**flow/run.sh**
```bash
#!/bin/bash
# the make line also repeats each setting of config.mk as NAME=value (left out here)
make -C /OpenROAD-flow-scripts/flow DESIGN_CONFIG=/design/flow/config.mk WORK_HOME=/design/flow/orfs CLKGATE_MAP_FILE= finish
```
**flow/config.mk**
```make
export PLATFORM = sky130hd
export DESIGN_NAME = pp_buffer_wrapper
export DESIGN_NICKNAME = pp_buffer_wrapper
export VERILOG_FILES = /design/flow/design.v
export SDC_FILE = /design/flow/constraint.sdc
export NUM_CORES = 4
export LEC_CHECK = 0
export ABC_AREA = 1
export CAP_MARGIN = 20
export CELL_PAD_IN_SITES_DETAIL_PLACEMENT = 2
export CORE_ASPECT_RATIO = 1.06
export CORE_MARGIN = 10
export CORE_UTILIZATION = 27
export CTS_CLUSTER_DIAMETER = 57
export HOLD_SLACK_MARGIN = 0.17
export MAX_ROUTING_LAYER = met4
export MIN_ROUTING_LAYER = met2
export PLACE_DENSITY_LB_ADDON = 0.03
export SETUP_SLACK_MARGIN = 0.25
export SLEW_MARGIN = 15
```
**flow/constraint.sdc**
```tcl
create_clock -name core_clock -period 2.46 [get_ports {clk}]
set_input_delay 0.4920 -clock core_clock [delete_from_list [all_inputs] [get_ports {clk}]]
set_output_delay 0.4920 -clock core_clock [all_outputs]
set_load 0.01 [all_outputs]
```
**flow/design.v**
```verilog
`timescale 1ns / 1ps
module Simple_Dual_BRAM #(
    parameter BRAM_DATA_WIDTH = 96,
    parameter BRAM_DEPTH = 256,
    parameter BRAM_ADDR_WIDTH = $clog2(BRAM_DEPTH)
)
(
    input clk,
    input we_a,
    input en_a,
    input [BRAM_ADDR_WIDTH - 1 : 0] addr_a,
    input [BRAM_DATA_WIDTH - 1 : 0] din_a,
    input en_b,
    input [BRAM_ADDR_WIDTH - 1 : 0] addr_b,
    output [BRAM_DATA_WIDTH - 1 : 0] dout_b
);
reg [BRAM_DATA_WIDTH - 1 : 0] dout_b_r;
assign dout_b = dout_b_r;
(* RAM_STYLE = "BLOCK" *) reg [BRAM_DATA_WIDTH - 1 : 0] ram [BRAM_DEPTH - 1 : 0];
always @(posedge clk) begin
    if (en_a)
        if (we_a)
            ram[addr_a] <= din_a;
    if (en_b)
        dout_b_r <= ram[addr_b];
end
endmodule
`timescale 1ns/1ps
module ddr_axi_read #(
    parameter DATA_WIDTH = 64,
    parameter ADDR_WIDTH = 29,
    parameter BURST_LEN_WIDTH = 8,
    parameter NUM_BURST_WIDTH = 8
)
(
    input ACLK,
    input ARESETN,
    input rd_start,
    input [BURST_LEN_WIDTH - 1 : 0] rd_burst_len, 
    input [ADDR_WIDTH - 1 : 0] rd_start_addr,
    input [NUM_BURST_WIDTH - 1 : 0] rd_num_burst,  
    output rd_ready,  
    output [DATA_WIDTH - 1 : 0] rd_fifo_data,
    output rd_fifo_we,
    output rd_done,  
    output [3 : 0] m_axi_arid,
    output [ADDR_WIDTH - 1 : 0] m_axi_araddr,
    output [BURST_LEN_WIDTH - 1 : 0] m_axi_arlen,
    output [2 : 0] m_axi_arsize,
    output [1 : 0] m_axi_arburst,
    output [0 : 0] m_axi_arlock,
    output [3 : 0] m_axi_arcache,
    output [2 : 0] m_axi_arprot,
    output [3 : 0] m_axi_arqos,
    output m_axi_arvalid,
    input m_axi_arready,
    output m_axi_rready,
    input m_axi_rlast,
    input m_axi_rvalid,
    input [1 : 0] m_axi_rresp,
    input [3 : 0] m_axi_rid,
    input [DATA_WIDTH - 1 : 0] m_axi_rdata
);
    localparam S_RD_IDLE = 3'd0;
    localparam S_RA_START = 3'd1;
    localparam S_RA_WAIT = 3'd2;
    localparam S_RD_PROC = 3'd3;
    localparam S_RD_DONE = 3'd4;
    reg [2 : 0] rd_state;
    reg [2 : 0] rd_state_d1;
    always @(posedge ACLK) begin
        rd_state_d1 <= rd_state;
    end
    reg [ADDR_WIDTH - 1 : 0] m_axi_araddr_reg;
    reg [BURST_LEN_WIDTH - 1 : 0] m_axi_arlen_reg;
    reg m_axi_arvalid_reg;
    assign m_axi_arid = 4'b1111;
    assign m_axi_arsize = 3'b011;  
    assign m_axi_arburst = 2'b01;  
    assign m_axi_arlock = 1'b0;  
    assign m_axi_arcache = 4'b0011;  
    assign m_axi_arprot = 3'b000;  
    assign m_axi_arqos = 4'b0000;  
    assign m_axi_rready = 1'b1;
    reg [NUM_BURST_WIDTH - 1 : 0] num_burst_counter;  
    reg [NUM_BURST_WIDTH - 1 : 0] num_burst_rd_counter;  
    always @(posedge ACLK or negedge ARESETN) begin
        if (~ARESETN) begin
            num_burst_counter <= 0;
        end else if (rd_state == S_RD_IDLE & rd_start) begin
            num_burst_counter <= rd_num_burst - 1;
        end else if (rd_state == S_RA_WAIT & (m_axi_arvalid & m_axi_arready)) begin
            num_burst_counter <= num_burst_counter - 1;
        end
    end
    always @(posedge ACLK or negedge ARESETN) begin
        if (~ARESETN) begin
            num_burst_rd_counter <= 0;
        end else if (rd_state == S_RD_IDLE & rd_start) begin
            num_burst_rd_counter <= rd_num_burst;
        end else if (rd_state != S_RD_IDLE & (m_axi_rlast & m_axi_rvalid & m_axi_rready)) begin
            num_burst_rd_counter <= num_burst_rd_counter - 1;
        end
    end
    always @(posedge ACLK or negedge ARESETN) begin
        if (!ARESETN) begin
            rd_state <= S_RD_IDLE;
            m_axi_araddr_reg <= 0;
            m_axi_arlen_reg <= 0;
            m_axi_arvalid_reg <= 0;
        end else begin
            case (rd_state)
                S_RD_IDLE: begin
                    if (rd_start) begin
                        rd_state <= S_RA_START;
                        m_axi_araddr_reg <= rd_start_addr;
                        m_axi_arlen_reg <= rd_burst_len - 1;
                    end
                end
                S_RA_START: begin
                    rd_state <= S_RA_WAIT;
                    m_axi_arvalid_reg <= 1;
                end
                S_RA_WAIT: begin
                    if (m_axi_arvalid & m_axi_arready) begin
                        if (num_burst_counter == 0) begin
                            rd_state <= S_RD_PROC;
                            m_axi_arvalid_reg <= 0;
                        end else if (num_burst_counter > 0) begin
                            rd_state <= S_RA_START;
                            m_axi_arvalid_reg <= 0;
                            m_axi_araddr_reg <= m_axi_araddr_reg + ((m_axi_arlen_reg + 1) << m_axi_arsize);
                        end
                    end
                end
                S_RD_PROC: begin
                    if (num_burst_rd_counter == 0) begin
                        rd_state <= S_RD_DONE;
                    end
                end
                S_RD_DONE: begin
                    rd_state <= S_RD_IDLE;
                end
            endcase
        end
    end
    assign rd_ready = (rd_state == S_RD_IDLE);
    assign m_axi_arvalid = m_axi_arvalid_reg;
    assign m_axi_araddr = m_axi_araddr_reg;
    assign m_axi_arlen = m_axi_arlen_reg;
    assign rd_done = (rd_state == S_RD_DONE);
    assign rd_fifo_we = m_axi_rvalid & m_axi_rready;
    assign rd_fifo_data = m_axi_rdata;
endmodule
`timescale 1ns / 1ps
module pp_buffer_wrapper #(
    parameter BRAM0_DEPTH = 32,
    parameter BRAM0_DW = 64,
    parameter BRAM1_DEPTH = 32,
    parameter BRAM1_DW = 64,
    parameter BURST_LEN_WIDTH = 8,
    parameter NUM_BURST_WIDTH = 8,
    parameter DDR_ADDR_WIDTH = 29,
    parameter DDR_DW = 64,
    parameter BRAM0_ADDR_WIDTH = $clog2(BRAM0_DEPTH),
    parameter BRAM1_ADDR_WIDTH = $clog2(BRAM1_DEPTH)
)
(
    input clk,
    input rst_n,
    input rd_start,
    input [BURST_LEN_WIDTH - 1 : 0] rd_burst_len,
    input [NUM_BURST_WIDTH - 1 : 0] rd_num_burst,
    input [DDR_ADDR_WIDTH - 1 : 0] rd_start_addr,    
    output rd_ready,
    output rd_done,
    input [BRAM0_ADDR_WIDTH - 1 : 0] rd_start_bram_addr,
    input bram0_r_en,
    input bram1_r_en,
    output [BRAM0_DW - 1 : 0] bram0_rdata,
    output [BRAM1_DW - 1 : 0] bram1_rdata,
    input [BRAM0_ADDR_WIDTH - 1 : 0] bram0_r_addr,
    input [BRAM1_ADDR_WIDTH - 1 : 0] bram1_r_addr,
    output [3: 0] m_axi_arid,
    output [DDR_ADDR_WIDTH - 1 : 0] m_axi_araddr,
    output [BURST_LEN_WIDTH - 1 : 0] m_axi_arlen,
    output [2 : 0] m_axi_arsize,
    output [1 : 0] m_axi_arburst,
    output         m_axi_arlock,
    output [3 : 0] m_axi_arcache,
    output [2 : 0] m_axi_arprot,
    output [3 : 0] m_axi_arqos,
    output         m_axi_arvalid,
    input          m_axi_arready,
    output m_axi_rready,
    input m_axi_rlast,
    input m_axi_rvalid,
    input [1 : 0] m_axi_rresp,
    input [3 : 0] m_axi_rid,
    input [DDR_DW - 1 : 0] m_axi_rdata
);
reg [1 : 0] d2b_active_bram;  
reg [BRAM0_ADDR_WIDTH - 1 : 0] d2b_bram_addr;
wire [BRAM0_ADDR_WIDTH - 1 : 0] bram0_w_addr;
wire [BRAM1_ADDR_WIDTH - 1 : 0] bram1_w_addr;
wire [BRAM0_DW - 1 : 0] bram0_wdata;
wire [BRAM1_DW - 1 : 0] bram1_wdata;
wire [BRAM0_DW - 1 : 0] rd_fifo_data;
wire rd_fifo_we;
wire bram0_w_en, bram1_w_en;
wire bram0_we, bram1_we;
always @(posedge clk or negedge rst_n) begin
    if (~rst_n) begin
        d2b_active_bram <= 2'b01;  
    end else if (rd_done) begin
        d2b_active_bram <= ~d2b_active_bram;  
    end
end
always @(posedge clk or negedge rst_n) begin
    if (~rst_n) begin
        d2b_bram_addr <= 0;
    end else if (rd_start & rd_ready) begin
        d2b_bram_addr <= rd_start_bram_addr;
    end else if (rd_fifo_we) begin
        d2b_bram_addr <= d2b_bram_addr + 1;
    end
end
assign bram0_w_en = 1;
assign bram1_w_en = 1;
assign bram0_wdata = (d2b_active_bram[0])? rd_fifo_data : 0;
assign bram1_wdata = (d2b_active_bram[1])? rd_fifo_data : 0;
assign bram0_we = (d2b_active_bram[0])? rd_fifo_we : 0;
assign bram1_we = (d2b_active_bram[1])? rd_fifo_we : 0;
assign bram0_w_addr = (d2b_active_bram[0])? d2b_bram_addr : 0;
assign bram1_w_addr = (d2b_active_bram[1])? d2b_bram_addr : 0;
ddr_axi_read #(
    .DATA_WIDTH(DDR_DW), 
    .ADDR_WIDTH(DDR_ADDR_WIDTH), 
    .BURST_LEN_WIDTH(BURST_LEN_WIDTH), 
    .NUM_BURST_WIDTH(NUM_BURST_WIDTH) 
)
inst_ddr_axi_read
(
    .ACLK(clk), 
    .ARESETN(rst_n), 
    .rd_start(rd_start), 
    .rd_burst_len(rd_burst_len), 
    .rd_start_addr(rd_start_addr), 
    .rd_num_burst(rd_num_burst), 
    .rd_ready(rd_ready), 
    .rd_fifo_data(rd_fifo_data), 
    .rd_fifo_we(rd_fifo_we), 
    .rd_done(rd_done), 
    .m_axi_arid(m_axi_arid), 
    .m_axi_araddr(m_axi_araddr), 
    .m_axi_arlen(m_axi_arlen), 
    .m_axi_arsize(m_axi_arsize), 
    .m_axi_arburst(m_axi_arburst), 
    .m_axi_arlock(m_axi_arlock), 
    .m_axi_arcache(m_axi_arcache), 
    .m_axi_arprot(m_axi_arprot), 
    .m_axi_arqos(m_axi_arqos), 
    .m_axi_arvalid(m_axi_arvalid), 
    .m_axi_arready(m_axi_arready), 
    .m_axi_rready(m_axi_rready), 
    .m_axi_rlast(m_axi_rlast), 
    .m_axi_rvalid(m_axi_rvalid), 
    .m_axi_rresp(m_axi_rresp), 
    .m_axi_rid(m_axi_rid), 
    .m_axi_rdata(m_axi_rdata) 
);
Simple_Dual_BRAM #(
    .BRAM_DATA_WIDTH(BRAM0_DW),
    .BRAM_DEPTH(BRAM0_DEPTH),
    .BRAM_ADDR_WIDTH(BRAM0_ADDR_WIDTH)
)
inst0_Simple_Dual_BRAM
(
    .clk(clk),
    .we_a(bram0_we),
    .en_a(bram0_w_en),
    .addr_a(bram0_w_addr),
    .din_a(bram0_wdata),
    .en_b(bram0_r_en),
    .addr_b(bram0_r_addr),
    .dout_b(bram0_rdata)
);
Simple_Dual_BRAM #(
    .BRAM_DATA_WIDTH(BRAM1_DW),
    .BRAM_DEPTH(BRAM1_DEPTH),
    .BRAM_ADDR_WIDTH(BRAM1_ADDR_WIDTH)
)
inst1_Simple_Dual_BRAM
(
    .clk(clk),
    .we_a(bram1_we),
    .en_a(bram1_w_en),
    .addr_a(bram1_w_addr),
    .din_a(bram1_wdata),
    .en_b(bram1_r_en),
    .addr_b(bram1_r_addr),
    .dout_b(bram1_rdata)
);
endmodule
```
==> flow_metrics.py, run 1 <==
# Metrics from the implementation run
metrics = {
    "power_and_ir_drop": {
        "seqPwrFrac_pct": 46.5,
        "p_switching_mw": 41.44,
        "p_clk_mw": 81.9,
        "cellPowerDensity_mw_per_mm2": 781.4,
        "pwr-share-clk_pct": 47.9,
        "p_leak_nw": 66.96,
        "irDropWorstVdd_mv": 0.6770,
        "top_power_group": "the clock network",
        "p_int_mw": 129.8,
        "combPwrFrac_pct": 5.7,
        "p_seq_mw": 79.6,
        "sw_frac_of_total_pct": 24.20,
        "comb-power_mw": 9.70,
    },
    "synthesis": {
        "logic_family": "simple AND/OR/NAND/NOR gates",
        "synth.most_common_cell": "edfxtp_1",
        "mux_share_pct": 0,
        "syn_area_mm2": 0.1698,
        "synth_flops": 4288,
        "yosys.area_share.aoi_pct": 10.21,
        "xor_share_pct": 0.1135,
        "ys_sh_simple_pct": 10.79,
        "yosys_area_mm2": 0.1698,
        "ff_type": "edfxtp_1",
        "synth-async-reset-ratio_pct": 1.493,
        "yosysWarnings": 3,
        "ys_sh_adder_pct": 0.1223,
        "yosys.area.top_type": "edfxtp_1",
        "postSynthAreaPerCell_um2": 12.82,
        "ys_cells": 13250,
        "ys_types": 47,
        "ys_top_cells_by_count": "4224 x edfxtp_1, 2179 x nor2_1, 2068 x o21ai_0",
        "syn-instance-count": 13250,
        "edf_count": 4224,
        "yosysTopAreaCellShare_pct": 74.69,
        "synthTopCellsByArea": "edfxtp_1 75%, o21ai_0 6.1%, nor2_1 4.8%, nand2_1 3.6%, o22ai_1 3.5%",
        "yosysSeqAreaShare_pct": 75.63,
    },
    "worst_setup_path": {
        "r2r_end": "inst_ddr_axi_read.m_axi_araddr_reg[21]",
        "cp_top_family": "simple AND/OR/NAND/NOR gates",
        "cp.depth": 19,
        "r2r-start": "inst_ddr_axi_read.m_axi_arlen_reg[0]",
        "path_buffers": 6,
        "worstPathRequired_ps": 3470,
        "startpoint": "inst_ddr_axi_read.m_axi_arlen_reg[0]",
        "cp.arrival_ps": 3640,
        "cp_max_fo": 4,
        "cp_cell_sequence": "ha_4 -> nand3_4 -> buf_4 -> buf_6 -> xor2_1 -> inv_1 -> ha_4 -> buf_4 -> nand2_1 -> nand2_2 -> inv_1 -> nand2_1 -> nand2_2 -> nand3_4 -> buf_6 -> nand3b_1 -> nand3_1 -> nand2_1 -> nand2_1",
        "r2r_slack_ps": -160,
        "critPathLaunchType": "register",
        "slowest_delay_ps": 420,
        "rr_worst_depth": 19,
        "cp-endpoint": "inst_ddr_axi_read.m_axi_araddr_reg[21]",
        "worstSetupEndpointType": "register",
        "cp_slowest_cell": "dfrtp_1",
        "critical_path_class": "reg -> reg",
        "cpMostUsedCell": "nand2_1",
    },
    "worst_hold_path": {
        "min_from": "rd_start_addr[6]",
        "hold_path_depth": 4,
        "whs_endpoint": "inst_ddr_axi_read.m_axi_araddr_reg[6]",
        "hold_path_class": "in -> reg",
    },
    "placed_design": {
        "placed_area_mm2": 0.1987,
        "hpwl_um": 451800,
        "place_congestion": 0.8627,
        "pre_cts_ws_ps": -526.2,
        "port_buffers": 299,
        "place_inst": 22390,
    },
    "layout": {
        "final_area_mm2": 0.2191,
        "final_core_util_pct": 34.99,
        "syn2layout_area_growth_pct": 29.02,
        "instances_no_fill": 23580,
        "fillers": 63950,
        "nets": 15000,
    },
    "die": {
        "die_w_um": 790.3,
        "die_y_um": 836.5,
        "initCoreUtil_pct": 27.12,
        "coreArea_mm2": 0.6263,
        "boundaryPins": 328,
        "die_area_mm2": 0.6611,
        "num_rows": 299,
    },
    "sta": {
        "timing.final.ws_setup_ps": -163.0,
        "finalClockSkew_ps": 58.86,
        "min_period_ps": 2623,
        "hold_viol": 0,
        "max_freq_mhz": 381.2,
        "fin_crit_sh_pct": 106.6,
        "setup_viol": 22,
        "relSlewSlack_pct": 36.06,
        "tightest_slew_ps": 958.1,
        "rsz0062_at_grt": "true",
        "drv_slew": 0,
    },
    "grt": {
        "grt_max_degree": 91,
        "grt_usage_pct": 32.73,
        "antenna_found_initial": 0,
        "grt_pass1_wl_um": 1011000,
        "grt_pass1_vias": 186600,
        "grt_remaining_overflow": 0,
    },
    "clock_network": {
        "cts_buffer_depth": 4,
        "h-tree-depth": 6,
        "root_buffer": "clkbuf_16",
        "clk_pin_slew_ps": 50,
        "cts-buffers-inserted": 564,
        "insertion_delay_ps": 1160,
        "cts_tree": "done",
        "cts_sinks": 4288,
    },
    "routing": {
        "wl_per_cell_um": 30.52,
        "wirelength_met1_um": 0,
        "drt_iter0_markers": 21850,
        "dr_wl_met2_um": 382600,
        "viasPerCell": 6.631,
        "met3WireLength_um": 309100,
        "dr_total_vias": 156400,
        "drt_pass1_iterations": 10,
        "top_layer_used": "met4",
        "wl_um": 719900,
        "drcViolationCount": 0,
        "ant_nets": 0,
    },
    "job": {
        "warnings": 38,
        "drv_cap": 0,
    },
    "status": {
        "violations": "negative setup slack",
        "outcome": "complete, but fails checks",
    },
}
-- metal layers --
layer  track usage, %  vias to the layer above
li1                 -                    51760
met1                -                    51840
met2            38.43                    50100
met3            43.30                     2691
met4            3.454                        0
met5                -                        -
-- repair_timing --
item | in CTS | in global routing
endpoints found under the hold margin | 266 | 0
setup endpoints to repair | 2220 | 2459
gates cloned | 0 | 14
hold buffers | 48 | 0
resized | 1015 | 117
pin swaps | 63 | 70
setup buffers | 58 | 38
-- cell type report --
class                      count  area, um^2  share of cell area [%]
antenna                       33       82.58                 0.03769
clock buffer                 690       15010                   6.850
clock inverter               308        2748                   1.254
inverter                     242        1052                  0.4802
multi-input combinational   7806       37700                   17.21
sequential                  4288      128500                   58.64
tap                         8277       10360                   4.726
timing repair buffer        1939       23680                   10.81
-- metrics by stage --
step | setup TNS, ps | power (mW) | hold WS, ps
2_1_floorplan | -409830 | 85.18 | 196.4
3_3_place_gp | -277710 | 90.33 | 469.7
3_5_place_dp | -393160 | 90.45 | 479.0
4_1_cts | -1303 | 171.6 | 170.6
5_1_grt | -5219 | 176.2 | 214.2
6_report | -1824 | 171.2 | 202.9
==> run 2, diff against run 1 <==
ABC_AREA = not set   (was 1)
CELL_PAD_IN_SITES_DETAIL_PLACEMENT = not set   (was 2)
CORE_ASPECT_RATIO = not set   (was 1.06)
CORE_MARGIN = 2   (was 10)
CORE_UTILIZATION = 66   (was 27)
CTS_CLUSTER_DIAMETER = not set   (was 57)
HOLD_SLACK_MARGIN = not set   (was 0.17)
MAX_ROUTING_LAYER = not set   (was met4)
MIN_ROUTING_LAYER = not set   (was met2)
PLACE_DENSITY_LB_ADDON = not set   (was 0.03)
SETUP_SLACK_MARGIN = -0.22   (was 0.25)
SLEW_MARGIN = 20   (was 15)
TNS_END_PERCENT = 5   (was not set)
clock period = 3.23 ns   (was 2.46 ns; I/O delays follow)
==> flow_metrics.py, run 2 <==
# Metrics from the implementation run
metrics = {
    "routing": {
        "dr_total_vias": 80510,
        "drcViolationCount": 0,
        "wl_um": 411500,
        "ant_nets": 0,
        "drt_pass1_iterations": 6,
        "viasPerCell": 6.860,
        "wl_per_cell_um": 35.06,
        "drt_iter0_markers": 11240,
    },
    "synthesis": {
        "yosys.area.top_type": "edfxtp_1",
        "yosysWarnings": 3,
        "synth.most_common_cell": "edfxtp_1",
        "yosys.area_share.aoi_pct": 1.883,
        "ys_cells": 7116,
        "synthTopCellsByArea": "edfxtp_1 77%, mux4_2 14%, mux2i_1 3.1%, dfrtp_1 0.96%, a22o_1 0.69%",
        "ff_type": "edfxtp_1",
        "ys_top_cells_by_count": "4224 x edfxtp_1, 1024 x mux4_2, 515 x mux2i_1",
        "mux_share_pct": 17.18,
        "xor_share_pct": 0.1653,
        "ys_sh_adder_pct": 0.1264,
        "yosysTopAreaCellShare_pct": 77.21,
        "ys_sh_simple_pct": 1.345,
        "yosys_area_mm2": 0.1643,
        "logic_family": "multiplexers",
        "synth_flops": 4288,
        "yosysSeqAreaShare_pct": 78.18,
        "ys_types": 63,
        "syn_area_mm2": 0.1643,
        "edf_count": 4224,
        "synth-async-reset-ratio_pct": 1.493,
        "syn-instance-count": 7116,
        "postSynthAreaPerCell_um2": 23.09,
    },
    "power_and_ir_drop": {
        "cellPowerDensity_mw_per_mm2": 698.9,
        "combPwrFrac_pct": 12.6,
        "p_total_mw": 133.5,
        "p_seq_mw": 69.1,
        "p_switching_mw": 32.50,
        "p_int_mw": 101.0,
        "sw_frac_of_total_pct": 24.35,
        "irDropWorstVdd_mv": 0.6276,
        "top_power_group": "sequential cells",
        "p_leak_nw": 62.20,
        "pwr-share-clk_pct": 35.6,
        "seqPwrFrac_pct": 51.8,
        "comb-power_mw": 16.8,
        "p_clk_mw": 47.5,
    },
    "worst_setup_path": {
        "r2r_end": "inst_ddr_axi_read.m_axi_araddr_reg[26]",
        "critPathLaunchType": "register",
        "r2r_slack_ps": 280,
        "slowest_delay_ps": 640,
        "cp_max_fo": 11,
        "worstSetupEndpointType": "output port",
        "cp.depth": 2,
        "cp_slowest_cell": "clkdlybuf4s50_1",
        "cp_top_family": "buffers and inverters",
        "cp_cell_sequence": "nor3_1 -> clkdlybuf4s50_1",
        "r2r-start": "inst_ddr_axi_read.m_axi_arlen_reg[1]",
        "worstPathRequired_ps": 2580,
        "critical_path_class": "reg -> out",
        "cp-endpoint": "rd_ready",
        "cp.arrival_ps": 2570,
        "rr_worst_depth": 10,
        "path_buffers": 1,
        "startpoint": "inst_ddr_axi_read.rd_state[2]",
    },
    "sta": {
        "relSlewSlack_pct": 22.54,
        "fin_crit_sh_pct": 99.48,
        "hold_viol": 0,
        "timing.final.ws_setup_ps": 16.93,
        "setup_viol": 0,
        "tightest_slew_ps": 1159,
        "finalClockSkew_ps": 75.60,
        "drv_slew": 0,
        "tns_ps": 0,
        "max_freq_mhz": 311.2,
        "min_period_ps": 3213,
    },
    "grt": {
        "grt_max_degree": 76,
        "grt_pass1_vias": 81090,
        "grt_pass1_wl_um": 585800,
        "antenna_found_initial": 41,
        "grt_remaining_overflow": 0,
        "grt_usage_pct": 33.10,
    },
    "clock_network": {
        "h-tree-depth": 5,
        "root_buffer": "clkbuf_16",
        "cts-buffers-inserted": 422,
        "cts_tree": "done",
        "cts_sinks": 4288,
        "cts_buffer_depth": 4,
        "clk_pin_slew_ps": 60,
        "cts_setup_buffers": 0,
        "insertion_delay_ps": 1020,
    },
    "layout": {
        "final_area_mm2": 0.1910,
        "seq_area_mm2": 0.1285,
        "combGateArea_mm2": 0.03467,
        "syn2layout_area_growth_pct": 16.23,
        "instances_no_fill": 11740,
        "nets": 8210,
        "fillers": 12980,
    },
    "worst_hold_path": {
        "whs_endpoint": "inst0_Simple_Dual_BRAM.dout_b_r[6]",
        "min_from": "bram0_r_en",
        "hold_path_class": "in -> reg",
        "hold_path_depth": 1,
    },
    "status": {
        "outcome": "timing/DRC/antenna clean",
    },
    "placed_design": {
        "pre_cts_ws_ps": 168.4,
        "place_inst": 10960,
        "hpwl_um": 236000,
        "port_buffers": 299,
        "placed_area_mm2": 0.1776,
        "place_congestion": 0.8617,
    },
    "die": {
        "die_y_um": 502.9,
        "coreArea_mm2": 0.2480,
        "die_area_mm2": 0.2529,
        "die_w_um": 502.9,
        "boundaryPins": 328,
        "num_rows": 183,
        "initCoreUtil_pct": 66.25,
    },
    "job": {
        "drv_cap": 0,
        "warnings": 37,
    },
}
## run 2: stage by stage
| step | utilization [%] | hold WS, ps |
|---|---|---|
| final | 77.01 | 172.6 |
| after global routing | 77.00 | 119.1 |
| after CTS | 76.98 | 97.39 |
| after detailed placement | 71.62 | 462.5 |
| after global placement | 71.62 | 472.5 |
| after floorplan | - | 350.4 |
## run 2: cell type report
type | instances | area share (%)
antenna | 22 | 0.02883
clock buffer | 507 | 5.725
clock inverter | 245 | 1.223
inverter | 14 | 0.02752
multi-input combinational | 2428 | 18.16
sequential | 4288 | 67.27
tap | 3330 | 2.182
timing repair buffer | 902 | 5.390
## run 2: routing by layer
layer / global-route usage (%) / share of wire, % / vias to the layer above
met2: 52.69 / 49 / 4368
met1: 48.37 / 38 / 43140
met3: 6.068 / 10 / 709
met5: 0 / 0.017 / -
met4: 9.210 / 2.8 / 10
li1: - / - / 32280
## run 2: repair_timing
item	4_1_cts	5_1_grt
hold buffers	1	0
resized	0	0
hold endpoints to repair	27	0
setup endpoints to repair	0	0
==> run 3, diff against run 2 <==
CORE_UTILIZATION = 58   (was 66)
CTS_CLUSTER_SIZE = 32   (was not set)
PLACE_DENSITY = 0.6   (was not set)
SETUP_SLACK_MARGIN = not set   (was -0.22)
TNS_END_PERCENT = 60   (was 5)
clock period = 2.31 ns   (was 3.23 ns; I/O delays follow)
==> flow_metrics.py, run 3 <==
# Metrics from the implementation run
metrics = {
    "sta": {
        "max_freq_mhz": 381.0,
        "rsz0062_at_grt": "true",
        "fin_crit_sh_pct": 113.6,
        "worst_hold_slack_ps": 80.99,
        "timing.final.ws_setup_ps": -314.5,
        "drv_slew": 0,
        "setup_viol": 24,
        "min_period_ps": 2625,
        "finalClockSkew_ps": 31.20,
        "hold_viol": 0,
        "relSlewSlack_pct": 22.58,
        "tightest_slew_ps": 1161,
        "tns_ps": -4800,
    },
    "grt": {
        "antenna_found_initial": 39,
        "grt_remaining_overflow": 0,
        "grt_pass1_wl_um": 620700,
        "grt_max_degree": 51,
        "top_usage_layer": "met2",
        "grt_use_met3_pct": 4.202,
        "grt_usage_pct": 30.75,
        "grt_use_met1_pct": 44.58,
        "grtUsageMet2_pct": 50.08,
        "grt_pass1_vias": 83680,
    },
    "routing": {
        "viasPerCell": 6.439,
        "wl_per_cell_um": 34.40,
        "drt_iter0_markers": 9398,
        "ant_nets": 0,
        "wl_um": 438900,
        "dr_total_vias": 82160,
        "drt_pass1_iterations": 6,
        "drcViolationCount": 0,
    },
    "job": {
        "drv_cap": 0,
        "warnings": 39,
    },
    "clock_network": {
        "cts_buffer_depth": 4,
        "cts_tree": "done",
        "cts_sinks": 4288,
        "cts-buffers-inserted": 426,
        "clk_pin_slew_ps": 70,
        "insertion_delay_ps": 960,
        "root_buffer": "clkbuf_16",
        "h-tree-depth": 5,
    },
    "worst_setup_path": {
        "r2r_slack_ps": -310,
        "cp-endpoint": "inst_ddr_axi_read.m_axi_araddr_reg[27]",
        "cp_cell_sequence": "buf_6 -> and4_4 -> nand4_1 -> xnor2_1 -> ha_1 -> buf_6 -> a21o_1 -> a21o_1 -> a21oi_2 -> buf_6 -> buf_6 -> nand4b_1 -> o211ai_1",
        "worstPathRequired_ps": 3140,
        "slowest_delay_ps": 390,
        "path_buffers": 4,
        "rr_worst_depth": 13,
        "cp.depth": 13,
        "startpoint": "inst_ddr_axi_read.m_axi_arlen_reg[0]",
        "r2r_end": "inst_ddr_axi_read.m_axi_araddr_reg[27]",
        "cp_slowest_cell": "dfrtp_1",
        "cpMostUsedCell": "buf_6",
        "critical_path_class": "reg -> reg",
        "cp.arrival_ps": 3450,
        "r2r-start": "inst_ddr_axi_read.m_axi_arlen_reg[0]",
        "cp_top_family": "AND-OR/OR-AND gates",
        "worstSetupEndpointType": "register",
        "cp_max_fo": 5,
        "critPathLaunchType": "register",
    },
    "synthesis": {
        "yosys_area_mm2": 0.1643,
        "syn_area_mm2": 0.1643,
        "synth_flops": 4288,
        "ys_sh_simple_pct": 1.345,
        "ys_sh_adder_pct": 0.1264,
        "yosysSeqAreaShare_pct": 78.18,
        "xor_share_pct": 0.1653,
        "ys_cells": 7116,
        "syn-instance-count": 7116,
        "edf_count": 4224,
        "mux_share_pct": 17.18,
        "ff_type": "edfxtp_1",
        "yosysTopAreaCellShare_pct": 77.21,
        "logic_family": "multiplexers",
        "postSynthAreaPerCell_um2": 23.09,
        "synth.most_common_cell": "edfxtp_1",
        "ys_top_cells_by_count": "4224 x edfxtp_1, 1024 x mux4_2, 515 x mux2i_1",
        "synth-async-reset-ratio_pct": 1.493,
        "ys_types": 63,
        "yosysWarnings": 3,
        "yosys.area.top_type": "edfxtp_1",
        "synthTopCellsByArea": "edfxtp_1 77%, mux4_2 14%, mux2i_1 3.1%, dfrtp_1 0.96%, a22o_1 0.69%",
        "yosys.area_share.aoi_pct": 1.883,
    },
    "status": {
        "violations": "negative setup slack",
        "outcome": "complete, but fails checks",
    },
    "layout": {
        "instances_no_fill": 12760,
        "fillers": 17110,
        "final_area_mm2": 0.2003,
        "nets": 8796,
        "syn2layout_area_growth_pct": 21.91,
    },
    "power_and_ir_drop": {
        "p_switching_mw": 47.85,
        "top_power_group": "sequential cells",
        "p_int_mw": 144.9,
        "p_clk_mw": 67.9,
        "seqPwrFrac_pct": 50.0,
        "p_leak_nw": 66.67,
        "irDropWorstVdd_mv": 0.7442,
        "cellPowerDensity_mw_per_mm2": 962.6,
        "comb-power_mw": 28.4,
        "pwr-share-clk_pct": 35.2,
        "p_seq_mw": 96.5,
        "combPwrFrac_pct": 14.7,
        "sw_frac_of_total_pct": 24.82,
    },
    "placed_design": {
        "place_inst": 11920,
        "hpwl_um": 278400,
        "place_congestion": 0.8551,
        "port_buffers": 299,
        "placed_area_mm2": 0.1861,
    },
    "die": {
        "die_w_um": 536.2,
        "num_rows": 195,
        "boundaryPins": 328,
        "initCoreUtil_pct": 58.25,
        "die_area_mm2": 0.2875,
        "die_y_um": 536.2,
        "coreArea_mm2": 0.2820,
    },
    "worst_hold_path": {
        "hold_path_class": "in -> async",
    },
}
## run 3: through the flow
step,total power [mW],setup WS [ps],utilization [%]
final,192.8,-314.5,71.01
after global routing,198.6,-413.7,71.01
after CTS,193.1,-236.5,70.87
after detailed placement,125.6,-408.1,65.97
after global placement,124.7,-367.9,65.97
after floorplan,110.4,-630.2,-
## run 3: timing repair
action                                  4_1_cts  5_1_grt
hold buffers                                  3        0
buffers inserted                             25       14
endpoints found under the hold margin        85        0
endpoints found under the setup margin      378      911
cloned                                        1        0
pin swaps                                    27       21
gates resized                               261       59
## run 3: per-layer routing
metal  wire length, um  vias up
met4             11560       10
met1            175300    44500
met5                77        -
li1                  -    33500
met2            218800     3542
met3             33140      605
## run 3: area by class of cell
cell class	instances	area, um^2	share of cell area [%]
flip-flops and latches	4288	128500	64.14
multi-input cells	2428	35000	17.48
repair buffers	1484	18380	9.176
clock buffers	523	11240	5.611
well taps	3743	4683	2.338
clock inverters	265	2426	1.211
inverters	14	57.56	0.02874
diodes	15	37.54	0.01874
==> run 4, diff against run 3 <==
ABC_AREA = 1   (was not set)
CORE_UTILIZATION = 72   (was 58)
CTS_CLUSTER_DIAMETER = 305   (was not set)
CTS_CLUSTER_SIZE = not set   (was 32)
PLACE_DENSITY = 0.66   (was 0.6)
TNS_END_PERCENT = not set   (was 60)
clock period = 1.95 ns   (was 2.31 ns; I/O delays follow)
==> flow_metrics.py, run 4 <==
# Metrics from the implementation run
metrics = {
    "status": {
        "outcome": "complete, but fails checks",
        "violations": "negative setup slack",
    },
    "synthesis": {
        "synth.most_common_cell": "edfxtp_1",
        "ys_sh_adder_pct": 0.1223,
        "syn_area_mm2": 0.1698,
        "yosys.area_share.aoi_pct": 10.21,
        "ff_type": "edfxtp_1",
        "synthTopCellsByArea": "edfxtp_1 75%, o21ai_0 6.1%, nor2_1 4.8%, nand2_1 3.6%, o22ai_1 3.5%",
        "ys_types": 47,
        "mux_share_pct": 0,
        "synth_flops": 4288,
        "yosysSeqAreaShare_pct": 75.63,
        "yosys_area_mm2": 0.1698,
        "yosysTopAreaCellShare_pct": 74.69,
        "xor_share_pct": 0.1135,
        "synth-async-reset-ratio_pct": 1.493,
        "yosys.area.top_type": "edfxtp_1",
        "postSynthAreaPerCell_um2": 12.82,
        "logic_family": "simple AND/OR/NAND/NOR gates",
        "yosysWarnings": 3,
        "ys_sh_simple_pct": 10.79,
        "syn-instance-count": 13250,
        "ys_cells": 13250,
        "edf_count": 4224,
        "ys_top_cells_by_count": "4224 x edfxtp_1, 2179 x nor2_1, 2068 x o21ai_0",
    },
    "placed_design": {
        "place_congestion": 0.9136,
        "port_buffers": 299,
        "pre_cts_ws_ps": -678.9,
        "hpwl_um": 313200,
    },
    "sta": {
        "finalClockSkew_ps": 63.69,
        "relSlewSlack_pct": 27.60,
        "max_freq_mhz": 401.8,
        "worst_hold_slack_ps": 45.71,
        "timing.final.ws_setup_ps": -538.6,
        "fin_crit_sh_pct": 127.6,
        "rsz0062_at_grt": "true",
        "min_period_ps": 2489,
        "drv_slew": 0,
        "setup_viol": 3587,
        "tightest_slew_ps": 1085,
        "hold_viol": 0,
    },
    "routing": {
        "ant_nets": 0,
        "drt_pass1_iterations": 9,
        "wl_um": 560100,
        "wl_per_cell_um": 31.02,
        "drcViolationCount": 0,
        "drt_iter0_markers": 23130,
        "viasPerCell": 7.040,
        "dr_total_vias": 127100,
    },
    "job": {
        "drv_cap": 0,
        "warnings": 39,
    },
    "die": {
        "die_area_mm2": 0.2398,
        "coreArea_mm2": 0.2350,
        "initCoreUtil_pct": 72.28,
        "die_w_um": 489.7,
        "num_rows": 178,
        "die_y_um": 489.7,
        "boundaryPins": 328,
    },
    "layout": {
        "syn2layout_area_growth_pct": 21.77,
        "fillers": 9612,
        "seq_area_mm2": 0.1285,
        "final_core_util_pct": 88.01,
        "nets": 14720,
        "combGateArea_mm2": 0.03717,
    },
    "clock_network": {
        "h-tree-depth": 5,
        "cts_tree": "done",
        "cts_buffer_depth": 4,
        "insertion_delay_ps": 1040,
        "root_buffer": "clkbuf_16",
        "clk_pin_slew_ps": 60,
        "cts_sinks": 4288,
        "cts-buffers-inserted": 417,
    },
    "power_and_ir_drop": {
        "comb-power_mw": 10.8,
        "p_int_mw": 148.1,
        "sw_frac_of_total_pct": 22.02,
        "p_clk_mw": 78.8,
        "p_switching_mw": 41.82,
        "irDropWorstVdd_mv": 1.384,
        "combPwrFrac_pct": 5.7,
        "seqPwrFrac_pct": 52.8,
        "p_leak_nw": 64.11,
        "p_seq_mw": 100,
        "pwr-share-clk_pct": 41.5,
        "cellPowerDensity_mw_per_mm2": 918.2,
        "top_power_group": "sequential cells",
    },
    "worst_setup_path": {
        "cp.depth": 18,
        "worstPathRequired_ps": 2810,
        "startpoint": "inst_ddr_axi_read.m_axi_arlen_reg[0]",
        "cp_top_family": "simple AND/OR/NAND/NOR gates",
        "slowest_delay_ps": 360,
        "r2r-start": "inst_ddr_axi_read.m_axi_arlen_reg[0]",
        "cpMostUsedCell": "nand3_2",
        "worstSetupEndpointType": "register",
        "critical_path_class": "reg -> reg",
        "cp_cell_sequence": "ha_2 -> nand3_2 -> nor3b_2 -> buf_4 -> xnor2_2 -> inv_2 -> ha_4 -> buf_6 -> nand2_4 -> nor2_4 -> nand3_2 -> nand3_2 -> buf_4 -> nand2_1 -> nand2_1 -> nand3_1 -> o21ai_0 -> inv_1",
        "cp.arrival_ps": 3350,
        "rr_worst_depth": 18,
        "cp_max_fo": 3,
        "path_buffers": 5,
        "r2r_slack_ps": -540,
        "r2r_end": "inst_ddr_axi_read.m_axi_araddr_reg[13]",
        "cp-endpoint": "inst_ddr_axi_read.m_axi_araddr_reg[13]",
        "critPathLaunchType": "register",
        "cp_slowest_cell": "dfrtp_1",
    },
    "worst_hold_path": {
        "min_from": "rd_start_addr[3]",
        "hold_path_depth": 3,
        "hold_path_class": "in -> reg",
        "whs_endpoint": "inst_ddr_axi_read.m_axi_araddr_reg[3]",
    },
    "grt": {
        "grt_pass1_wl_um": 788600,
        "grt_max_degree": 65,
        "grt_pass1_vias": 123600,
        "grt_remaining_overflow": 0,
        "grt_usage_pct": 45.09,
        "antenna_found_initial": 29,
    },
}
## run 4: layout make-up
cell class	count	area share [%]
Sequential cell	4288	62.13
Clock inverter	214	0.9130
Antenna cell	20	0.02420
Timing Repair Buffer	1815	11.20
Multi-Input combinational cell	7806	17.97
Tap cell	3150	1.906
Clock buffer	521	5.365
Inverter	242	0.4943
## run 4: metrics by stage
stage	area [um^2]	power, mW	setup TNS, ps	cells
2_1_floorplan	170500	107.5	-2506300	13270
6_report	206800	189.9	-369620	18060
3_5_place_dp	190500	112.3	-1438810	17120
4_1_cts	205300	188.5	-101340	17980
5_1_grt	206800	193.1	-440280	18050
3_3_place_gp	190500	112.0	-1341300	17120
## run 4: routing by layer
layer	track usage, %	up-vias	share of wire [%]
li1	-	51250	-
met1	57.26	60270	31
met2	69.33	12630	46
met3	11.45	2952	15
met4	30.59	16	8.3
met5	0.2617	-	0.022
## run 4: timing repair
action	CTS	global route
setup endpoints to repair	1701	4161
hold buffers	11	0
pin swaps	42	36
resized	915	142
hold endpoints to repair	138	0
setup buffers	93	42
cloned	30	28
==> run 5, diff against run 4 <==
ABC_AREA = 0   (was 1)
CAP_MARGIN = 40   (was 20)
CELL_PAD_IN_SITES_DETAIL_PLACEMENT = 1   (was not set)
CORE_UTILIZATION = 16   (was 72)
CTS_CLUSTER_DIAMETER = 62   (was 305)
CTS_CLUSTER_SIZE = 50   (was not set)
GPL_ROUTABILITY_DRIVEN = 1   (was not set)
MAX_ROUTING_LAYER = met4   (was not set)
PLACE_DENSITY = not set   (was 0.66)
PLACE_DENSITY_LB_ADDON = 0.14   (was not set)
TNS_END_PERCENT = 40   (was not set)
clock period = 2.39 ns   (was 1.95 ns; I/O delays follow)
==> flow_metrics.py, run 5 <==
# Metrics from the implementation run
metrics = {
    "status": {
        "outcome": "complete, but fails checks",
        "violations": "negative setup slack",
    },
    "worst_setup_path": {
        "path_buffers": 3,
        "r2r_end": "inst_ddr_axi_read.m_axi_araddr_reg[23]",
        "cp_slowest_cell": "dfrtp_1",
        "cp_max_fo": 6,
        "worstPathRequired_ps": 3210,
        "r2r_slack_ps": -260,
        "cp_cell_sequence": "buf_6 -> and4_4 -> nand4_1 -> xnor2_2 -> ha_1 -> buf_6 -> a21o_1 -> a21o_1 -> a21oi_4 -> buf_6 -> nand2b_4 -> o211ai_1",
        "critPathLaunchType": "register",
        "worstSetupEndpointType": "register",
        "rr_worst_depth": 12,
        "cp-endpoint": "inst_ddr_axi_read.m_axi_araddr_reg[23]",
        "cp.arrival_ps": 3470,
        "cp.depth": 12,
        "cpMostUsedCell": "buf_6",
        "startpoint": "inst_ddr_axi_read.m_axi_arlen_reg[0]",
        "slowest_delay_ps": 410,
        "cp_top_family": "AND-OR/OR-AND gates",
        "critical_path_class": "reg -> reg",
        "r2r-start": "inst_ddr_axi_read.m_axi_arlen_reg[0]",
    },
    "synthesis": {
        "ys_sh_simple_pct": 1.345,
        "synth-async-reset-ratio_pct": 1.493,
        "ys_top_cells_by_count": "4224 x edfxtp_1, 1024 x mux4_2, 515 x mux2i_1",
        "yosys.area.top_type": "edfxtp_1",
        "edf_count": 4224,
        "yosysSeqAreaShare_pct": 78.18,
        "yosys_area_mm2": 0.1643,
        "syn-instance-count": 7116,
        "syn_area_mm2": 0.1643,
        "synth.most_common_cell": "edfxtp_1",
        "mux_share_pct": 17.18,
        "yosys.area_share.aoi_pct": 1.883,
        "ys_types": 63,
        "logic_family": "multiplexers",
        "synthTopCellsByArea": "edfxtp_1 77%, mux4_2 14%, mux2i_1 3.1%, dfrtp_1 0.96%, a22o_1 0.69%",
        "synth_flops": 4288,
        "yosysTopAreaCellShare_pct": 77.21,
        "ys_sh_adder_pct": 0.1264,
        "ff_type": "edfxtp_1",
        "xor_share_pct": 0.1653,
        "yosysWarnings": 3,
        "ys_cells": 7116,
        "postSynthAreaPerCell_um2": 23.09,
    },
    "sta": {
        "setup_viol": 20,
        "drv_slew": 0,
        "rsz0062_at_grt": "true",
        "min_period_ps": 2654,
        "tightest_slew_ps": 906.1,
        "max_freq_mhz": 376.8,
        "hold_viol": 0,
        "relSlewSlack_pct": 39.59,
        "tns_ps": -3899,
        "fin_crit_sh_pct": 111.0,
        "timing.final.ws_setup_ps": -264.1,
        "finalClockSkew_ps": 75.48,
    },
    "layout": {
        "nets": 8975,
        "syn2layout_area_growth_pct": 31.57,
        "fillers": 108500,
        "instances_no_fill": 22860,
    },
    "clock_network": {
        "cts-buffers-inserted": 419,
        "cts_sinks": 4288,
        "insertion_delay_ps": 1000,
        "clk_pin_slew_ps": 60,
        "root_buffer": "clkbuf_16",
        "cts_buffer_depth": 4,
        "cts_tree": "done",
        "h-tree-depth": 5,
    },
    "routing": {
        "ant_nets": 0,
        "wl_um": 603900,
        "dr_total_vias": 81660,
        "drcViolationCount": 0,
        "drt_pass1_iterations": 5,
        "drt_iter0_markers": 5927,
        "viasPerCell": 3.573,
        "wl_per_cell_um": 26.42,
    },
    "worst_hold_path": {
        "whs_endpoint": "inst_ddr_axi_read.m_axi_araddr_reg[23]",
        "hold_path_depth": 3,
        "min_from": "rd_start_addr[23]",
        "hold_path_class": "in -> reg",
    },
    "grt": {
        "grt_pass1_vias": 90210,
        "grt_pass1_wl_um": 818200,
        "grt_max_degree": 59,
        "antenna_found_initial": 92,
        "grt_usage_pct": 11.69,
        "grt_remaining_overflow": 0,
    },
    "power_and_ir_drop": {
        "p_leak_nw": 68.46,
        "sw_frac_of_total_pct": 27.82,
        "top_power_group": "sequential cells",
        "p_switching_mw": 54.61,
        "p_clk_mw": 71.8,
        "pwr-share-clk_pct": 36.6,
        "combPwrFrac_pct": 15.9,
        "p_int_mw": 141.7,
        "comb-power_mw": 31.1,
        "seqPwrFrac_pct": 47.5,
        "cellPowerDensity_mw_per_mm2": 908.1,
        "irDropWorstVdd_mv": 0.6523,
        "p_seq_mw": 93.3,
    },
    "placed_design": {
        "place_congestion": 0.7312,
        "port_buffers": 299,
        "pre_cts_ws_ps": -619.4,
        "hpwl_um": 403700,
        "place_inst": 21990,
    },
    "die": {
        "initCoreUtil_pct": 16.03,
        "die_y_um": 1017,
        "num_rows": 372,
        "die_area_mm2": 1.035,
        "boundaryPins": 328,
        "die_w_um": 1017,
        "coreArea_mm2": 1.025,
    },
    "job": {
        "warnings": 37,
        "drv_cap": 0,
    },
}
## run 5: metrics by stage
step                hold WS [ps]  power (mW)  instance area (um^2)  util (%)
detailed placement         476.6       126.2                200400     19.56
CTS                       0.1505       199.6                215700     21.05
global placement           455.8       125.4                200400     19.56
floorplan                  182.4       106.7                164900         -
finish                     115.9       196.3                216200     21.09
global route               58.39       204.0                216100     21.09
## run 5: layout make-up
cell class	instances	area, um^2	area share [%]
flip-flops and latches	4288	128500	59.43
multi-input cells	2428	35090	16.23
repair buffers	1670	20570	9.515
well taps	13650	17080	7.902
clock buffers	447	10720	4.958
clock inverters	340	4120	1.906
inverters	14	62.56	0.02894
diodes	19	47.55	0.02200
## run 5: repair_timing
action / 4_1_cts / 5_1_grt
setup endpoints to repair: 1697 / 375
hold buffers: 20 / 0
gates resized: 489 / 75
hold endpoints to repair: 100 / 0
buffers inserted: 31 / 16
gates cloned: 1 / 0
pin swaps: 30 / 33
## run 5: routing by layer
layer / up-vias / global-route usage, % / part of all wire (%)
met5: - / - / 0
met4: 0 / 1.974 / 1.9
met3: 633 / 1.168 / 3.2
met2: 1460 / 19.60 / 49
met1: 45670 / 15.60 / 46
li1: 33900 / - / -
==> run 6, diff against run 5 <==
ABC_AREA = not set   (was 0)
CAP_MARGIN = 20   (was 40)
CELL_PAD_IN_SITES_DETAIL_PLACEMENT = not set   (was 1)
CORE_UTILIZATION = 40   (was 16)
CTS_CLUSTER_DIAMETER = not set   (was 62)
CTS_CLUSTER_SIZE = not set   (was 50)
GPL_ROUTABILITY_DRIVEN = not set   (was 1)
MAX_ROUTING_LAYER = not set   (was met4)
PLACE_DENSITY = 0.6   (was not set)
PLACE_DENSITY_LB_ADDON = not set   (was 0.14)
SETUP_SLACK_MARGIN = 0.73   (was not set)
TNS_END_PERCENT = not set   (was 40)
clock period = 3.39 ns   (was 2.39 ns; I/O delays follow)
==> flow_metrics.py, run 6 <==
# Metrics from the implementation run
metrics = {
    "status": {
        "outcome": "timing/DRC/antenna clean",
    },
    "synthesis": {
        "syn_area_mm2": 0.1643,
        "ys_types": 63,
        "synth-async-reset-ratio_pct": 1.493,
        "yosysWarnings": 3,
        "yosysTopAreaCellShare_pct": 77.21,
        "ys_top_cells_by_count": "4224 x edfxtp_1, 1024 x mux4_2, 515 x mux2i_1",
        "yosys.area.top_type": "edfxtp_1",
        "ff_type": "edfxtp_1",
        "yosys_area_mm2": 0.1643,
        "logic_family": "multiplexers",
        "synth_flops": 4288,
        "synth.most_common_cell": "edfxtp_1",
        "postSynthAreaPerCell_um2": 23.09,
        "yosys.area_share.aoi_pct": 1.883,
        "edf_count": 4224,
        "ys_sh_adder_pct": 0.1264,
        "ys_sh_simple_pct": 1.345,
        "yosysSeqAreaShare_pct": 78.18,
        "ys_cells": 7116,
        "syn-instance-count": 7116,
        "xor_share_pct": 0.1653,
        "mux_share_pct": 17.18,
        "synthTopCellsByArea": "edfxtp_1 77%, mux4_2 14%, mux2i_1 3.1%, dfrtp_1 0.96%, a22o_1 0.69%",
    },
    "power_and_ir_drop": {
        "comb-power_mw": 16.6,
        "top_power_group": "sequential cells",
        "p_seq_mw": 65.9,
        "pwr-share-clk_pct": 35.9,
        "sw_frac_of_total_pct": 25.20,
        "p_int_mw": 96.29,
        "p_clk_mw": 46.2,
        "p_leak_nw": 62.33,
        "cellPowerDensity_mw_per_mm2": 663.8,
        "seqPwrFrac_pct": 51.2,
        "p_switching_mw": 32.44,
        "irDropWorstVdd_mv": 0.5073,
        "combPwrFrac_pct": 12.9,
    },
    "die": {
        "boundaryPins": 328,
        "die_y_um": 644.9,
        "initCoreUtil_pct": 40.14,
        "die_area_mm2": 0.4159,
        "num_rows": 235,
        "coreArea_mm2": 0.4093,
        "die_w_um": 644.9,
    },
    "worst_setup_path": {
        "critical_path_class": "reg -> out",
        "critPathLaunchType": "register",
        "r2r-start": "d2b_bram_addr[4]",
        "cp_top_family": "flip-flops",
        "slowest_delay_ps": 580,
        "rr_worst_depth": 3,
        "worstSetupEndpointType": "output port",
        "worstPathRequired_ps": 2710,
        "r2r_end": "inst1_Simple_Dual_BRAM.ram[17][14]",
        "startpoint": "inst0_Simple_Dual_BRAM.dout_b_r[29]",
        "cp-endpoint": "bram0_rdata[29]",
        "cp_cell_sequence": "dlygate4sd2_1",
        "cp_slowest_cell": "edfxtp_1",
        "r2r_slack_ps": 790,
        "path_buffers": 1,
        "cp.arrival_ps": 1930,
        "cp.depth": 1,
        "cp_max_fo": 1,
    },
    "layout": {
        "nets": 8188,
        "syn2layout_area_growth_pct": 18.04,
    },
    "routing": {
        "viasPerCell": 5.757,
        "drt_iter0_markers": 9627,
        "wl_um": 442800,
        "wirelength_met1_um": 179400,
        "dr_wl_met2_um": 218200,
        "drt_pass1_iterations": 5,
        "met3WireLength_um": 33920,
        "top_layer_used": "met5",
        "wl_per_cell_um": 31.93,
        "ant_nets": 0,
        "drcViolationCount": 0,
        "dr_total_vias": 79830,
    },
    "clock_network": {
        "h-tree-depth": 5,
        "cts_buffer_depth": 4,
        "clk_pin_slew_ps": 60,
        "cts_tree": "done",
        "insertion_delay_ps": 1040,
        "cts-buffers-inserted": 428,
        "root_buffer": "clkbuf_16",
        "cts_sinks": 4288,
    },
    "placed_design": {
        "pre_cts_ws_ps": 203.2,
        "place_congestion": 0.8066,
        "hpwl_um": 255400,
        "port_buffers": 299,
    },
    "worst_hold_path": {
        "min_from": "bram1_r_en",
        "whs_endpoint": "inst1_Simple_Dual_BRAM.dout_b_r[48]",
        "hold_path_class": "in -> reg",
        "hold_path_depth": 1,
    },
    "sta": {
        "drv_slew": 0,
        "timing.final.ws_setup_ps": 778.7,
        "finalClockSkew_ps": 135.0,
        "min_period_ps": 2611,
        "relSlewSlack_pct": 21.96,
        "setup_viol": 0,
        "fin_crit_sh_pct": 77.03,
        "tns_ps": 0,
        "hold_viol": 0,
        "tightest_slew_ps": 1171,
        "rsz0062_at_grt": "true",
        "max_freq_mhz": 382.9,
    },
    "grt": {
        "grt_pass1_vias": 81530,
        "grt_pass1_wl_um": 622500,
        "grt_max_degree": 69,
        "grt_remaining_overflow": 0,
        "antenna_found_initial": 60,
        "grt_usage_pct": 21.01,
    },
    "job": {
        "warnings": 37,
        "drv_cap": 0,
    },
}
-- run 6: cell type report --
type                    instances  area, um^2
multi-input cells            2429       34880
well taps                    5451        6820
inverters                      14       52.55
flip-flops and latches       4288      128500
clock inverters               275        2571
clock buffers                 513       11050
fillers                     33210      215400
diodes                         24       60.06
repair buffers                873       10020
-- run 6: stage by stage --
step / instances / util (%) / hold slack, ps / power, mW / cell area (um^2)
after CTS: 13830 / 47.29 / 70.23 / 129.4 / 193600
after detailed placement: 13000 / 43.88 / 457.9 / 83.34 / 179600
after global routing: 13850 / 47.37 / 94.29 / 132.9 / 193900
after floorplan: 7136 / - / 382.4 / 75.20 / 164900
after global placement: 13000 / 43.88 / 471.9 / 82.70 / 179600
final: 13870 / 47.38 / 157.8 / 128.7 / 193900
-- run 6: per-layer routing --
layer  track usage (%)  up-vias
li1                  -    32200
met1             29.22    43640
met2             34.75     3380
met3             3.246      599
met4             5.489        6
met5                 0        -
-- run 6: timing repair --
action                                 CTS  global route
resized                                147            45
buffers inserted                        40            11
cloned                                   1             1
pin swaps                               11            12
endpoints found under the hold margin   40             0
setup endpoints to repair              823            97
hold buffers                             1             0
==> run 7, diff against run 6 <==
CAP_MARGIN = 35   (was 20)
CORE_UTILIZATION = 66   (was 40)
CTS_CLUSTER_SIZE = 75   (was not set)
HOLD_SLACK_MARGIN = 0.3   (was not set)
SETUP_SLACK_MARGIN = not set   (was 0.73)
clock period = 2.68 ns   (was 3.39 ns; I/O delays follow)
==> flow_metrics.py, run 7 <==
# Metrics from the implementation run
metrics = {
    "status": {
        "outcome": "timing/DRC/antenna clean",
    },
    "routing": {
        "ant_nets": 0,
        "wl_per_cell_um": 35.30,
        "drt_iter0_markers": 11150,
        "wl_um": 421400,
        "dr_total_vias": 82080,
        "drcViolationCount": 0,
        "drt_pass1_iterations": 6,
        "viasPerCell": 6.874,
    },
    "synthesis": {
        "yosysWarnings": 3,
        "ff_type": "edfxtp_1",
        "ys_types": 63,
        "edf_count": 4224,
        "yosys.area.top_type": "edfxtp_1",
        "synthTopCellsByArea": "edfxtp_1 77%, mux4_2 14%, mux2i_1 3.1%, dfrtp_1 0.96%, a22o_1 0.69%",
        "ys_top_cells_by_count": "4224 x edfxtp_1, 1024 x mux4_2, 515 x mux2i_1",
        "synth.most_common_cell": "edfxtp_1",
        "yosys_area_mm2": 0.1643,
        "ys_cells": 7116,
        "syn_area_mm2": 0.1643,
        "synth_flops": 4288,
        "yosysSeqAreaShare_pct": 78.18,
        "mux_share_pct": 17.18,
        "ys_sh_adder_pct": 0.1264,
        "synth-async-reset-ratio_pct": 1.493,
        "xor_share_pct": 0.1653,
        "yosys.area_share.aoi_pct": 1.883,
        "yosysTopAreaCellShare_pct": 77.21,
        "syn-instance-count": 7116,
        "logic_family": "multiplexers",
        "postSynthAreaPerCell_um2": 23.09,
        "ys_sh_simple_pct": 1.345,
    },
    "job": {
        "warnings": 38,
        "drv_cap": 0,
    },
    "worst_setup_path": {
        "cp.arrival_ps": 2090,
        "r2r_end": "inst_ddr_axi_read.m_axi_araddr_reg[26]",
        "path_buffers": 1,
        "critical_path_class": "reg -> out",
        "worstSetupEndpointType": "output port",
        "cp_max_fo": 1,
        "r2r-start": "inst_ddr_axi_read.m_axi_arlen_reg[0]",
        "slowest_delay_ps": 590,
        "r2r_slack_ps": 60,
        "cp.depth": 1,
        "cp_slowest_cell": "clkdlybuf4s50_1",
        "worstPathRequired_ps": 2140,
        "cp_top_family": "buffers and inverters",
        "cp_cell_sequence": "clkdlybuf4s50_1",
        "cp-endpoint": "bram0_rdata[31]",
        "rr_worst_depth": 12,
        "critPathLaunchType": "register",
        "startpoint": "inst0_Simple_Dual_BRAM.dout_b_r[31]",
    },
    "sta": {
        "max_freq_mhz": 380.6,
        "tightest_slew_ps": 979.3,
        "finalClockSkew_ps": 83.73,
        "timing.final.ws_setup_ps": 52.34,
        "rsz0062_at_grt": "true",
        "relSlewSlack_pct": 34.72,
        "setup_viol": 0,
        "drv_slew": 0,
        "min_period_ps": 2628,
        "fin_crit_sh_pct": 98.05,
        "hold_viol": 0,
        "worst_hold_slack_ps": 371.1,
    },
    "grt": {
        "grtUsageMet2_pct": 55.27,
        "grt_remaining_overflow": 0,
        "grt_use_met1_pct": 48.23,
        "grt_max_degree": 65,
        "grt_use_met3_pct": 5.851,
        "antenna_found_initial": 31,
        "grt_pass1_vias": 82210,
        "grt_pass1_wl_um": 597400,
        "top_usage_layer": "met2",
        "grt_usage_pct": 33.77,
    },
    "clock_network": {
        "cts_tree": "done",
        "cts_sinks": 4288,
        "h-tree-depth": 5,
        "clk_pin_slew_ps": 60,
        "root_buffer": "clkbuf_16",
        "cts_buffer_depth": 4,
        "insertion_delay_ps": 1020,
        "cts-buffers-inserted": 420,
    },
    "power_and_ir_drop": {
        "irDropWorstVdd_mv": 0.9574,
        "p_seq_mw": 83.3,
        "comb-power_mw": 22.5,
        "cellPowerDensity_mw_per_mm2": 833.9,
        "top_power_group": "sequential cells",
        "pwr-share-clk_pct": 34.8,
        "p_total_mw": 162.3,
        "seqPwrFrac_pct": 51.3,
        "p_clk_mw": 56.5,
        "sw_frac_of_total_pct": 24.50,
        "combPwrFrac_pct": 13.9,
        "p_switching_mw": 39.78,
        "p_leak_nw": 63.78,
        "p_int_mw": 122.6,
    },
    "die": {
        "coreArea_mm2": 0.2480,
        "boundaryPins": 328,
        "die_w_um": 502.9,
        "initCoreUtil_pct": 66.25,
        "die_area_mm2": 0.2529,
        "die_y_um": 502.9,
        "num_rows": 183,
    },
    "layout": {
        "final_area_mm2": 0.1947,
        "instances_no_fill": 11940,
        "seq_area_mm2": 0.1285,
        "nets": 8424,
        "syn2layout_area_growth_pct": 18.49,
        "combGateArea_mm2": 0.03482,
        "fillers": 12510,
    },
    "worst_hold_path": {
        "hold_path_class": "in -> reg",
        "whs_endpoint": "inst_ddr_axi_read.m_axi_araddr_reg[20]",
        "hold_path_depth": 3,
        "min_from": "rd_start_addr[20]",
    },
    "placed_design": {
        "place_inst": 11090,
        "port_buffers": 299,
        "hpwl_um": 248400,
        "pre_cts_ws_ps": -286.6,
        "place_congestion": 0.8187,
        "placed_area_mm2": 0.1804,
    },
}
[run 7: final cells by class]
type / count / share of cell area [%]
Sequential cell: 4288 / 65.99
Multi-Input combinational cell: 2428 / 17.89
Timing Repair Buffer: 1118 / 7.243
Clock buffer: 508 / 5.639
Tap cell: 3330 / 2.140
Clock inverter: 238 / 1.053
Inverter: 14 / 0.02700
Antenna cell: 16 / 0.02057
[run 7: per-layer routing]
metal | vias to the layer above | routed length (um)
li1 | 32640 | -
met1 | 43860 | 155100
met2 | 4903 | 213100
met3 | 671 | 42220
met4 | 8 | 11030
met5 | - | 51
[run 7: stage by stage]
stage / TNS [ps] / util [%]
final: 0 / 78.50
after global routing: -278.3 / 78.50
after CTS: 0 / 78.23
after detailed placement: -4998 / 72.77
after global placement: -3449 / 72.73
after floorplan: -442700 / -
[run 7: repair_timing]
action,4_1_cts,5_1_grt
gates resized,20,36
pin swaps,1,11
endpoints found under the setup margin,14,19
setup buffers,0,7
hold buffers,51,0
gates cloned,0,0
endpoints found under the hold margin,208,0
==> run 8, diff against run 7 <==
CAP_MARGIN = 20   (was 35)
CORE_UTILIZATION = 72   (was 66)
CTS_CLUSTER_DIAMETER = 295   (was not set)
CTS_CLUSTER_SIZE = not set   (was 75)
HOLD_SLACK_MARGIN = not set   (was 0.3)
clock period = 2.42 ns   (was 2.68 ns; I/O delays follow)
==> flow_metrics.py, run 8 <==
# Metrics from the implementation run
metrics = {
    "status": {
        "outcome": "complete, but fails checks",
        "violations": "negative setup slack",
    },
    "worst_setup_path": {
        "r2r_slack_ps": -130,
        "cp_top_family": "AND-OR/OR-AND gates",
        "cp-endpoint": "inst_ddr_axi_read.m_axi_araddr_reg[15]",
        "worstPathRequired_ps": 3220,
        "cp.arrival_ps": 3340,
        "path_buffers": 3,
        "worstSetupEndpointType": "register",
        "cp_max_fo": 4,
        "cp.depth": 12,
        "cp_cell_sequence": "buf_6 -> and4_1 -> nand4_1 -> xnor2_1 -> ha_1 -> buf_4 -> nand4_1 -> a21oi_2 -> a21oi_4 -> buf_6 -> o311ai_4 -> o311ai_2",
        "cp_slowest_cell": "dfrtp_1",
        "r2r_end": "inst_ddr_axi_read.m_axi_araddr_reg[15]",
        "slowest_delay_ps": 400,
        "startpoint": "inst_ddr_axi_read.m_axi_arlen_reg[1]",
        "critical_path_class": "reg -> reg",
        "rr_worst_depth": 12,
        "critPathLaunchType": "register",
        "r2r-start": "inst_ddr_axi_read.m_axi_arlen_reg[1]",
    },
    "clock_network": {
        "cts_tree": "done",
        "root_buffer": "clkbuf_16",
        "h-tree-depth": 5,
        "cts_buffer_depth": 4,
        "clk_pin_slew_ps": 60,
        "insertion_delay_ps": 1000,
        "cts-buffers-inserted": 413,
        "cts_sinks": 4288,
    },
    "synthesis": {
        "synth-async-reset-ratio_pct": 1.493,
        "ys_sh_adder_pct": 0.1264,
        "synth.most_common_cell": "edfxtp_1",
        "synth_flops": 4288,
        "synthTopCellsByArea": "edfxtp_1 77%, mux4_2 14%, mux2i_1 3.1%, dfrtp_1 0.96%, a22o_1 0.69%",
        "yosys_area_mm2": 0.1643,
        "yosys.area_share.aoi_pct": 1.883,
        "yosysWarnings": 3,
        "mux_share_pct": 17.18,
        "yosys.area.top_type": "edfxtp_1",
        "syn-instance-count": 7116,
        "xor_share_pct": 0.1653,
        "ys_cells": 7116,
        "ff_type": "edfxtp_1",
        "ys_types": 63,
        "yosysSeqAreaShare_pct": 78.18,
        "logic_family": "multiplexers",
        "syn_area_mm2": 0.1643,
        "ys_sh_simple_pct": 1.345,
        "postSynthAreaPerCell_um2": 23.09,
        "edf_count": 4224,
        "ys_top_cells_by_count": "4224 x edfxtp_1, 1024 x mux4_2, 515 x mux2i_1",
        "yosysTopAreaCellShare_pct": 77.21,
    },
    "sta": {
        "drv_slew": 0,
        "fin_crit_sh_pct": 105.3,
        "max_freq_mhz": 392.4,
        "rsz0062_at_grt": "true",
        "relSlewSlack_pct": 26.59,
        "tns_ps": -831.5,
        "hold_viol": 0,
        "finalClockSkew_ps": 68.70,
        "setup_viol": 13,
        "timing.final.ws_setup_ps": -128.2,
        "tightest_slew_ps": 1101,
        "min_period_ps": 2548,
    },
    "die": {
        "coreArea_mm2": 0.2271,
        "boundaryPins": 328,
        "initCoreUtil_pct": 72.35,
        "die_y_um": 481.7,
        "num_rows": 175,
        "die_area_mm2": 0.2320,
        "die_w_um": 481.7,
    },
    "power_and_ir_drop": {
        "cellPowerDensity_mw_per_mm2": 935.2,
        "p_int_mw": 137.7,
        "top_power_group": "sequential cells",
        "combPwrFrac_pct": 14.5,
        "p_total_mw": 184.1,
        "pwr-share-clk_pct": 35.2,
        "p_seq_mw": 92.7,
        "p_leak_nw": 65.20,
        "comb-power_mw": 26.6,
        "p_switching_mw": 46.38,
        "sw_frac_of_total_pct": 25.20,
        "irDropWorstVdd_mv": 1.053,
        "p_clk_mw": 64.8,
        "seqPwrFrac_pct": 50.3,
    },
    "worst_hold_path": {
        "hold_path_class": "in -> async",
    },
    "grt": {
        "grt_pass1_vias": 90690,
        "antenna_found_initial": 39,
        "grt_remaining_overflow": 0,
        "grt_usage_pct": 42.10,
        "grt_max_degree": 65,
        "grt_pass1_wl_um": 674200,
    },
    "placed_design": {
        "place_inst": 10980,
        "place_congestion": 0.8719,
        "hpwl_um": 263300,
        "placed_area_mm2": 0.1831,
        "port_buffers": 299,
    },
    "routing": {
        "drt_iter0_markers": 13850,
        "wl_um": 478600,
        "ant_nets": 0,
        "wl_per_cell_um": 40.68,
        "drt_pass1_iterations": 6,
        "drcViolationCount": 0,
        "viasPerCell": 7.448,
        "dr_total_vias": 87610,
    },
    "job": {
        "warnings": 39,
        "drv_cap": 0,
    },
    "layout": {
        "final_area_mm2": 0.1968,
        "instances_no_fill": 11760,
        "syn2layout_area_growth_pct": 19.80,
        "nets": 8568,
        "final_core_util_pct": 86.68,
    },
}
-- run 8: final cells by class --
cell class / instances / area, um^2
well taps: 3009 / 3765
multi-input cells: 2428 / 34980
flip-flops and latches: 4288 / 128500
clock buffers: 496 / 10840
repair buffers: 1269 / 16280
inverters: 14 / 52.55
clock inverters: 234 / 2379
diodes: 25 / 62.56
fillers: 8048 / 30240
-- run 8: per-stage QoR --
step,worst slack [ps],hold WS [ps]
6_report,-128.2,79.67
3_5_place_dp,-349.4,435.7
4_1_cts,-90.60,30.17
3_3_place_gp,-226.1,438.6
5_1_grt,-210.4,81.62
2_1_floorplan,-508.6,188.4
-- run 8: what timing repair did --
| action | CTS | global route |
|---|---|---|
| endpoints found under the setup margin | 155 | 101 |
| hold buffers | 3 | 0 |
| setup buffers | 20 | 5 |
| pin swaps | 30 | 18 |
| resized | 213 | 30 |
| hold endpoints to repair | 81 | 0 |
| gates cloned | 1 | 0 |
-- run 8: routing by layer --
metal  routed length (um)  share of wire [%]  track usage, %
met5                   71              0.015               0
met2               237500                 50           67.72
met3                63280                 13           9.942
met4                28430                5.9           20.81
met1               149200                 31           55.20
Power figures rest on the tool's default switching activity, not on a simulated workload.
